==> run X: inputs <==
## IOTDF
module IOTDF( clk, rst, in_en, iot_in, fn_sel, busy, valid, iot_out);
clock: 4.82 ns
lec_check: 0
cap_margin: 20
cell_pad_in_sites_detail_placement: 0
core_aspect_ratio: 0.7
core_margin: 6
core_utilization: 59
cts_cluster_size: 73
gpl_routability_driven: 1
max_routing_layer: met5
min_routing_layer: met2
place_density_lb_addon: 0.06
setup_slack_margin: 1.11
slew_margin: 20
run.sh (not shown) runs the stock make flow with config.mk's settings and CLKGATE_MAP_FILE=.
==> inputs of run G, as changes to run X <==
Settings changed: CELL_PAD_IN_SITES_DETAIL_PLACEMENT 0 to default, CORE_ASPECT_RATIO 0.7 to 1.67, CORE_MARGIN 6 to 2, CORE_UTILIZATION 59 to 58, CTS_CLUSTER_SIZE 73 to default, GPL_ROUTABILITY_DRIVEN 1 to default, HOLD_SLACK_MARGIN from default to 0.29, MAX_ROUTING_LAYER met5 to default, MIN_ROUTING_LAYER met2 to default, PLACE_DENSITY_LB_ADDON 0.06 to default, SETUP_SLACK_MARGIN 1.11 to -0.45.
==> flow/constraint.sdc (replaced) <==
create_clock -name core_clock -period 4.85 [get_ports {clk}]
set_input_delay 0.9700 -clock core_clock [delete_from_list [all_inputs] [get_ports {clk}]]
set_output_delay 0.9700 -clock core_clock [all_outputs]
set_load 0.01 [all_outputs]
==> results <==
| metric | run G | run X |
|---|---|---|
| Die width | 183.5 um | 286.9 um |
| Total of cells resized after clock tree synthesis | 0 | 124 |
| Clock buffers created by TritonCTS | 40 | 41 |
| Core box area | 53050 sq um | 51450 sq um |
| Vertical die size | 303.8 um | 204.4 um |
| Placed cell area | 35350 sq um | 35410 sq um |
| Placed Cells | 4147 | 4101 |
| Setup fix buffers added after clock tree synthesis | 0 | 42 |
| Detailed-placement wirelength estimate | 140.3 mm | 124.1 mm |
| Initial Util | 58.83% | 60.65% |
| Result of the run | stopped before the end | stopped before the end |
| Failing step | global routing | global routing |
| Post-Place Setup Slack | -0.2937 ns | -0.05664 ns |
| Number of core rows | 109 | 69 |
| Chip area | 55740 sq um | 58650 sq um |
| Complex Gates by Area | 26.50% | 26.50% |
| Routability congestion estimate | 1.311 | 1.824 |

* * *

==> run F: inputs <==
IOTDF again, from the RTL that the note above started with.
==> flow/config.mk <==
export PLATFORM = sky130hd
export DESIGN_NAME = IOTDF
export DESIGN_NICKNAME = IOTDF
export VERILOG_FILES = /design/flow/design.v
export SDC_FILE = /design/flow/constraint.sdc
export NUM_CORES = 4
export LEC_CHECK = 0
export ABC_AREA = 1
export CAP_MARGIN = 0
export CELL_PAD_IN_SITES_DETAIL_PLACEMENT = 0
export CORE_ASPECT_RATIO = 1.14
export CORE_MARGIN = 2
export CORE_UTILIZATION = 51
export CTS_CLUSTER_DIAMETER = 336
export CTS_CLUSTER_SIZE = 62
export GPL_TIMING_DRIVEN = 0
export HOLD_SLACK_MARGIN = -0.06
export MAX_ROUTING_LAYER = met4
export PLACE_DENSITY_LB_ADDON = 0.28
export SLEW_MARGIN = 20
export TNS_END_PERCENT = 15
==> flow/constraint.sdc <==
create_clock -name core_clock -period 3.44 [get_ports {clk}]
set_input_delay 0.6880 -clock core_clock [delete_from_list [all_inputs] [get_ports {clk}]]
set_output_delay 0.6880 -clock core_clock [all_outputs]
set_load 0.01 [all_outputs]
==> run Z: changes against run F <==
==> flow/config.mk (replaced) <==
export PLATFORM = sky130hd
export DESIGN_NAME = IOTDF
export DESIGN_NICKNAME = IOTDF
export VERILOG_FILES = /design/flow/design.v
export SDC_FILE = /design/flow/constraint.sdc
export NUM_CORES = 4
export LEC_CHECK = 0
export ABC_AREA = 1
export CAP_MARGIN = 20
export CORE_MARGIN = 2
export CORE_UTILIZATION = 72
export CTS_CLUSTER_DIAMETER = 400
export CTS_CLUSTER_SIZE = 100
export PLACE_DENSITY = 0.39
export SETUP_SLACK_MARGIN = 0.1
export SLEW_MARGIN = 20
==> flow/constraint.sdc (replaced) <==
create_clock -name core_clock -period 1.75 [get_ports {clk}]
set_input_delay 0.3500 -clock core_clock [delete_from_list [all_inputs] [get_ports {clk}]]
set_output_delay 0.3500 -clock core_clock [all_outputs]
set_load 0.01 [all_outputs]
==> notes <==
- Run Z stopped in detailed placement (3_5_place_dp). Run F stopped in global routing (5_1_grt).
- In synthesized cell count, run Z and run F do not differ.
- Between run Z and run F, the lower die area is in run Z (gap 29%, measured against run F).
- Synthesized area is the same in run Z and run F.
==> figures <==
item                                                                   run Z                     run F
Post-Syn Area                                                      30800 µm²                 30800 µm²
Number of cells in Yosys stat                                           4157                      4157
Number of I/O port buffers                                               142                       142
Count of standard-cell rows                                               75                        96
Init Core Util                                                         73.1%                     51.4%
Area fraction in compound gates                                        26.1%                     26.1%
Synthesis Warnings                                                         3                         3
Simple-gate share of the synthesized area                              20.0%                     20.0%
Run status                                                    did not finish            did not finish
Stage where the flow stopped               detailed placement (3_5_place_dp)  global routing (5_1_grt)
DIE AREA                                                           44500 µm²                 62400 µm²
Multiplexer share                                                     0.219%                    0.219%
Core ar.                                                           42100 µm²                 59900 µm²
X dimension of the die                                                211 µm                    234 µm
Global placement routability congestion                                 1.54                      1.36
Die Y-Extent                                                          211 µm                    266 µm
Chip area line of the yosys report                                 30800 µm²                 30800 µm²

* * *

==> v8: inputs <==
Starting RTL as in the previous note.
clock: 3.66 ns
lec_check: 0
cap_margin: 20
core_margin: 2
core_utilization: 72
cts_cluster_diameter: 373
cts_cluster_size: 98
place_density: 0.4
setup_slack_margin: 0.1
slew_margin: 20
==> v5 (differences from v8) <==
CORE_UTILIZATION = 40   (was 72)
CTS_CLUSTER_DIAMETER = unset   (was 373)
CTS_CLUSTER_SIZE = unset   (was 98)
PLACE_DENSITY = unset   (was 0.4)
==> flow/constraint.sdc (replaced) <==
create_clock -name core_clock -period 4.05 [get_ports {clk}]
set_input_delay 0.8100 -clock core_clock [delete_from_list [all_inputs] [get_ports {clk}]]
set_output_delay 0.8100 -clock core_clock [all_outputs]
set_load 0.01 [all_outputs]
==> v24 (differences from v8) <==
CORE_UTILIZATION = 30   (was 72)
CTS_CLUSTER_DIAMETER = unset   (was 373)
CTS_CLUSTER_SIZE = unset   (was 98)
PLACE_DENSITY = unset   (was 0.4)
==> flow/constraint.sdc (replaced) <==
create_clock -name core_clock -period 5.88 [get_ports {clk}]
set_input_delay 1.1760 -clock core_clock [delete_from_list [all_inputs] [get_ports {clk}]]
set_output_delay 1.1760 -clock core_clock [all_outputs]
set_load 0.01 [all_outputs]
==> summary of the runs <==
v8 ended with an error in global routing. v24 ran to the end with no violations. v5 completed and failed the layout checks on setup timing.
Between v24 and v5, the lower critical path depth is in v24 (gap 2).
Against v24, the sequential share of layout area of v5 is lower by 3.6 points.
Of v5 and v24, v5 has the higher cell area (gap 13%, measured against v24).
Against v5, the clock skew of v24 is lower by 0.0039 ns.
Between v24 and v5, the lower routed wire length is in v24 (gap about 4%, measured against v5).
In sequential cell count, v24 and v5 do not differ.
In v24 the register-to-register slack is better than in v5, by 0.93 ns.

* * *

==> pepper <==
IOTDF again, from the RTL that the note above started with.
Settings: LEC_CHECK=0, CAP_MARGIN=20, CORE_ASPECT_RATIO=0.5, CORE_MARGIN=2, CORE_UTILIZATION=72, CTS_CLUSTER_DIAMETER=373, CTS_CLUSTER_SIZE=98, PLACE_DENSITY=0.4, SETUP_SLACK_MARGIN=0.1, SLEW_MARGIN=20; clock period 3.66 ns.
==> delta (differences from pepper) <==
--- a/flow/config.mk
+++ b/flow/config.mk
@@ -8,8 +8,5 @@
 export CAP_MARGIN = 20
-export CORE_ASPECT_RATIO = 0.5
 export CORE_MARGIN = 2
-export CORE_UTILIZATION = 72
-export CTS_CLUSTER_DIAMETER = 373
-export CTS_CLUSTER_SIZE = 98
-export PLACE_DENSITY = 0.4
+export CORE_UTILIZATION = 44
+export CTS_CLUSTER_DIAMETER = 400
 export SETUP_SLACK_MARGIN = 0.1
==> flow/constraint.sdc (replaced) <==
create_clock -name core_clock -period 3.27 [get_ports {clk}]
set_input_delay 0.6540 -clock core_clock [delete_from_list [all_inputs] [get_ports {clk}]]
set_output_delay 0.6540 -clock core_clock [all_outputs]
set_load 0.01 [all_outputs]
==> notes <==
delta completed, yet does not pass: setup timing. pepper never finished: it broke off in 5_1_grt.
In area after synthesis, pepper and delta do not differ.
In pepper the die size is smaller than in delta, by 38%.
Synthesized cell count is the same in delta and pepper.
==> figures <==
Post-cts gate resize count: delta 160; pepper 85
RePlAce Congestion: delta 1.17; pepper 1.60
Post-CTS setup-driven buffer insertion count: delta 19; pepper 45
Floorplan row count: delta 97; pepper 53
Instance area after placement: delta 40800 µm²; pepper 38000 µm²
Post-Place Worst Slack: delta -1.81 ns; pepper -1.14 ns
Post-detail-place hpwl: delta 160000 µm; pepper 133000 µm
Placeable Area: delta 70100 µm²; pepper 42400 µm²
Die Span X: delta 270 µm; pepper 298 µm
Run status: delta failed layout checks; pepper did not finish
Last stage reached: delta -; pepper 5_1_grt
Layout check failures: delta setup timing; pepper -
Share of the core filled by cells before placement: delta 0.445; pepper 0.736
# H-tree levels: delta 2; pepper 1
Number of clock buffers inserted by TritonCTS: delta 47; pepper 8
Die H: delta 270 µm; pepper 151 µm
Inst Count DP: delta 4964; pepper 4305
Area of the die: delta 73100 µm²; pepper 45100 µm²

* * *

==> inputs of job 423 <==
Starting RTL as in the previous note.
Settings: LEC_CHECK=0, ABC_AREA=1, CAP_MARGIN=20, CORE_ASPECT_RATIO=1.45, CORE_MARGIN=2, CORE_UTILIZATION=72, CTS_CLUSTER_DIAMETER=373, CTS_CLUSTER_SIZE=98, PLACE_DENSITY=0.4, SETUP_SLACK_MARGIN=0.1, SLEW_MARGIN=20; clock period 3.66 ns.
==> job 4084 (differences from job 423) <==
ABC_AREA = default   (was 1)
CAP_MARGIN = 0   (was 20)
CORE_ASPECT_RATIO = 1.43   (was 1.45)
CORE_MARGIN = 6   (was 2)
CORE_UTILIZATION = 59   (was 72)
CTS_CLUSTER_DIAMETER = 350   (was 373)
CTS_CLUSTER_SIZE = default   (was 98)
GPL_TIMING_DRIVEN = 0   (was default)
PLACE_DENSITY = default   (was 0.4)
PLACE_DENSITY_LB_ADDON = 0.03   (was default)
SETUP_SLACK_MARGIN = default   (was 0.1)
TNS_END_PERCENT = 70   (was default)
==> flow/constraint.sdc (replaced) <==
create_clock -name core_clock -period 8.46 [get_ports {clk}]
set_input_delay 1.6920 -clock core_clock [delete_from_list [all_inputs] [get_ports {clk}]]
set_output_delay 1.6920 -clock core_clock [all_outputs]
set_load 0.01 [all_outputs]
==> summary.txt <==
status - did not finish
Halt Stage - global routing
first error - [ERROR GRT-0116] Global routing finished with congestion. Check the congestion regions in the DRC Viewer.
placed insts - 4,180
Mux cell area share - 0.0913
top area contributor share - 0.374
post-CTS setup buffers - 0
htree depth - 2
row cnt - 100
yosys cell count - 3,366
synth cell count leaders - 389 x edfxtp_1, 329 x nand2_1, 301 x clkbuf_1
Simple Share, Synth - 0.129
GRT Residual Overflow - 80
synthesized area - 31,200 um^2
yosys aoi share - 0.265
met2 Use GR - 0.851
the above is filed under job 4084

==> summary.txt <==
met2 Use GR - 1.20
Halt Stage - global routing
synthesized area - 30,800 um^2
placed insts - 5,164
Simple Share, Synth - 0.200
htree depth - 1
top area contributor share - 0.379
first error - [ERROR GRT-0116] Global routing finished with congestion. Check the congestion regions in the DRC Viewer.
yosys aoi share - 0.261
Mapped Nets - 4,255
GRT Residual Overflow - 3,319
post-CTS setup buffers - 57
row cnt - 91
yosys cell count - 4,157
status - did not finish
the above is filed under job 423

